Setup of cedar:
## ALU
module ALU #(parameter w = 8) (
    clk, rst, CE, IN_valid, MODE, CMD, OPA, OPB, Cin,
    ERR, RES, OF, COUT, G, L, E);
    input clk;
    input rst;
    input CE;
    input [1:0] IN_valid;
    input MODE;
    input [3:0] CMD;
    input [w-1:0] OPA;
    input [w-1:0] OPB;
    input Cin;
    output reg ERR;
    output reg OF;
    output reg COUT;
    output reg G;
    output reg L;
    output reg E;
    output reg [2*w:0] RES;
reg [1:0] IN_valid_t;
reg [3:0] CMD_t;
reg MODE_t, Cin_t;
reg [w-1:0] OPA_t, OPB_t;
reg ERR_t, OF_t, COUT_t, G_t, L_t, E_t;
reg [2*w:0] RES_t, RES_m;
reg signed [w-1:0] sOPA, sOPB;
reg signed [2*w:0] sRES;
reg [$clog2(w)-1:0] shift_amount;
always @(posedge clk or posedge rst) begin  
    if(rst) begin
        OPA_t <= 0;
        OPB_t <= 0;
        Cin_t <= 0;
        IN_valid_t <= 0;
        MODE_t <= 0;
        CMD_t <= 0; end
     else if(CE) begin
        OPA_t <= OPA;
        OPB_t <= OPB;
        Cin_t <= Cin;
        IN_valid_t <= IN_valid;
        MODE_t <= MODE;
        CMD_t <= CMD; end   
end
always @(*) begin
    ERR_t = 0;    
    sOPA = 0;
    sOPB = 0;
    sRES = 0;
    shift_amount = 0;
    OF_t = 0;
    COUT_t = 0;
    G_t = 0;
    L_t = 0;
    E_t = 0;
    RES_t = 0;
    if(MODE_t) begin
        case(CMD_t)
            4'b0000: begin 
                        if(IN_valid_t == 2'b11) begin
                            RES_t = OPA_t + OPB_t;
                            COUT_t = RES_t[w]; end
                        else ERR_t = 1; end
            4'b0001: begin 
  ...
Size: about 1,500 cells after synthesis, roughly 50 I/O pins, roughly 12,000 µm² of cells after synthesis.
clock: 6.0 ns
lec_check: 0
cap_margin: 20
cell_pad_in_sites_global_placement: 2
core_aspect_ratio: 1.91
core_margin: 8
core_utilization: 45
cts_cluster_diameter: 332
cts_cluster_size: 98
place_density: 0.35
setup_slack_margin: -0.07
slew_margin: 20
tns_end_percent: 10
run.sh (not shown) runs the stock make flow with config.mk's settings and CLKGATE_MAP_FILE=.
cedar finished every step from synthesis to the final layout, and the layout passed the timing, DRC and antenna checks.
What onyx does differently from cedar at the input level:
Settings: SETUP_SLACK_MARGIN no longer set, was -0.07; TNS_END_PERCENT no longer set, was 10; CELL_PAD_IN_SITES_GLOBAL_PLACEMENT no longer set, was 2; CORE_MARGIN now 2, was 8; CTS_CLUSTER_DIAMETER no longer set, was 332; CORE_UTILIZATION now 8, was 45; CTS_CLUSTER_SIZE no longer set, was 98; PLACE_DENSITY no longer set, was 0.35; CORE_ASPECT_RATIO no longer set, was 1.91; the clock period (ns, I/O delays scaled along) now 8.14, was 6.0.
--- outcome ---
Compared with cedar, onyx shows die area that has gone up by more than 100%. onyx -> cedar: post-route setup TNS delta 0, exact match. cedar has higher total global-route track usage than onyx.
For xenon, these inputs were changed with respect to onyx:
Settings: a change of CORE_UTILIZATION from 8 to 72; an added SETUP_SLACK_MARGIN of -0.29; an added PLACE_DENSITY of 0.67; an added CTS_CLUSTER_SIZE of 31; a change of the clock period (ns, I/O delays scaled along) from 8.14 to 4.97.
Findings:
- Area share of xor/xnor cells in the synthesized design: xenon vs onyx identical
- Reported for xenon and onyx, Yosys chip area turned out identical to the last digit.
- Area fraction in and, or, nand and nor cells after synthesis came out exactly the same in xenon and onyx.
- Between onyx and xenon, the instance tally after logic synthesis does not differ in any meaningful way.
- Status(xenon) = ERROR, stage = 5_1_grt
- Relative to onyx, die height decreased by about 66% in xenon.
- When xenon is measured against onyx, its number of cells upsized or downsized after cts turns out 74 higher.
- Compared with onyx, in xenon number of buffers added for setup after CTS increased by 24 relative to the old numbers; global placement routability congestion up about 18%.
- Cmp xenon and onyx / pre-CTS setup slack / higher: onyx
- Compared with onyx, xenon shows a lower total placed cells including tap cells.
> inputs changed (xenon -> willow)
Settings: CORE_UTILIZATION: 72 -> 69; CTS_CLUSTER_DIAMETER: unset -> 341; ABC_AREA: unset -> 1; CTS_CLUSTER_SIZE: 31 -> 16; PLACE_DENSITY: 0.67 -> unset; the clock period (ns, I/O delays scaled along): 4.97 -> 4.85.
Findings:
Although willow finished all stages, its layout failed final checks on setup timing.
Share of synthesized area occupied by flip-flops and latches was higher in the run labelled xenon.
xenon has a higher quantity of gates resized following cts than willow.
willow vs xenon: synthesized cell count up in willow
Taking xenon as the reference point, the routability congestion estimate of willow rises by 0.083.
XOR/XNOR share of the synthesized area: willow vs xenon down 4.3 points
Synthesis area per yosys (willow vs. xenon) increases by a few percent
